==> branch cedar <==
## CS
module CS(clk, reset, X, Y);
	input clk, reset; 
	input [7:0] X;
	output [9:0] Y;
	reg [9:0] X1,X2, X3, X4, X5, X6, X7, X8, X9;
	wire[9:0] avg_w;
	reg [9:0] avg;
	reg [9:0] appr;
	wire[9:0] Y_keep_w;
	reg [9:0] Y;
	reg [12:0] avg_dividend;
	reg [12:0] Y_dividend;
	reg [12:0] total_num;
	reg [9:0] least;
	wire [12:0] avg_dis = 13'd9;
	wire [12:0] Y_dis = 13'd8;
	always @(negedge clk) begin
		if(reset) begin
			X1 <= 0; X2 <= 0; X3 <= 0; X4 <= 0; X5 <= 0; X6 <= 0; X7 <= 0; X8 <= 0; X9 <= 0;
			avg_dividend <= 0;
			total_num <= 0;
		end  
		else begin 
			if (total_num < 9)
				total_num <= total_num + 1;
			X1 <= X2;
			X2 <= X3;
			X3 <= X4;
			X4 <= X5;
			X5 <= X6;
			X6 <= X7;
			X7 <= X8;
			X8 <= X9;
			X9 <= X;
			avg_dividend <= X2+X3+X4+X5+X6+X7+X8+X9+X; 	
		end  
	end  
	calc c1(avg_dividend, avg_dis, avg_w);
	always @(*) begin
		avg = avg_w;
		appr = X1;
		least = 1000;
		if( (avg >= X1) && (avg - X1) < least) begin
			appr = X1;
			least = avg - X1;
		end
		if(avg >= X2 && (avg - X2) < least) begin
			appr = X2;
			least = avg - X2;
		end
		if(avg >= X3 && (avg - X3) < least) begin
			appr = X3;
			least = avg - X3;
		end
		if(avg >= X4 && (avg - X4) < least) begin
			appr = X4;
			least = avg - X4;
		end
		if(avg >= X5 && (avg - X5) < least) begin
			appr = X5;
			least = avg - X5;
		end
		if(avg >= X6 && (avg - X6) < least) begin
			appr = X6;
  ...
clock: 73.5 ns
lec_check: 0
cap_margin: 0
cell_pad_in_sites_global_placement: 2
core_aspect_ratio: 1.4
core_margin: 2
core_utilization: 37
cts_cluster_diameter: 57
setup_slack_margin: 5.0
slew_margin: 20
run.sh (not shown) runs the stock make flow with config.mk's settings and CLKGATE_MAP_FILE=.
==> branch sierra: changes against branch cedar <==
Settings changed: CELL_PAD_IN_SITES_GLOBAL_PLACEMENT 2 to default, CORE_ASPECT_RATIO 1.4 to default, CORE_UTILIZATION 37 to 72, CTS_CLUSTER_DIAMETER 57 to 394, CTS_CLUSTER_SIZE from default to 50, PLACE_DENSITY_LB_ADDON from default to 0.0, SETUP_SLACK_MARGIN 5.0 to 3.47.
==> flow/constraint.sdc (replaced) <==
create_clock -name core_clock -period 11.8 [get_ports {clk}]
set_input_delay 2.3600 -clock core_clock [delete_from_list [all_inputs] [get_ports {clk}]]
set_output_delay 2.3600 -clock core_clock [all_outputs]
set_load 0.01 [all_outputs]
==> branch delta: changes against branch cedar <==
Settings changed: ABC_AREA from default to 1, CAP_MARGIN 0 to 20, CELL_PAD_IN_SITES_GLOBAL_PLACEMENT 2 to default, CORE_ASPECT_RATIO 1.4 to default, CORE_UTILIZATION 37 to 72, CTS_CLUSTER_DIAMETER 57 to default, SETUP_SLACK_MARGIN 5.0 to default.
==> flow/constraint.sdc (replaced) <==
create_clock -name core_clock -period 71.4 [get_ports {clk}]
set_input_delay 14.2800 -clock core_clock [delete_from_list [all_inputs] [get_ports {clk}]]
set_output_delay 14.2800 -clock core_clock [all_outputs]
set_load 0.01 [all_outputs]
==> job_summary.md <==
### Yosys + OpenROAD results

| Metric | Value |
|---|---|
| Slowest CP cell | `o21ai_0` |
| FF-to-FF setup slack | `5.39 ns` |
| XOR/XNOR Area Share | `0.05830` |
| Status | `complete, no violations` |
| Critical path launch point | `avg_dividend[9]$_SDFF_NP0_` |
| Post-route insts no fill | `2,817` |
| CTS tree | `yes` |
| Post-Synth AOI/OAI Area | `0.2487` |
| R2r startpoint | `avg_dividend[9]$_SDFF_NP0_` |
| Worst hold margin | `0.4573 ns` |
[end of results for branch cedar]
==> job_summary.md <==
### Flow metrics

| Metric | Value |
|---|---|
| Post-Synth AOI/OAI Area | `0.2487` |
| Most frequent cell after synthesis | `nor2_1` |
| Error msg | `[ERROR DPL-0038] Utilization greater than 100%, impossible to legalize` |
| Fail Step | `detailed placement (3_5_place_dp)` |
| Yosys cell count | `1,987` |
| Syn avg cell area | `7.993 sq um` |
| Dominant cell type by area after synthesis | `ha_1` |
| XOR/XNOR Area Share | `0.05830` |
| Multiplexer share | `0.04766` |
| FP Util | `0.7300` |
| Yosys Chip Area | `15,880 sq um` |
| Status | `did not finish` |
[end of results for branch sierra]
==> job_summary.md <==
### Yosys + OpenROAD results

| Metric | Value |
|---|---|
| XOR/XNOR Area Share | `0.05855` |
| Hold Buf Count CTS | `0` |
| Post-synth seq share | `0.1443` |
| Post-Synth AOI/OAI Area | `0.1403` |
| Status | `complete, no violations` |
| CTS buffer count | `9` |
| Well Taps | `275` |
| Slowest CP cell | `dfxtp_1` |
| Routed WL per cell | `16.67 microns` |
| Worst hold margin | `0.4225 ns` |
| FF-to-FF setup slack | `2.69 ns` |
| Met3 Routed Length | `3844 microns` |
| Most used cell, CP | `nand2_1` |
| R2r startpoint | `avg_dividend[2]$_SDFF_NP0_` |
[end of results for branch delta]
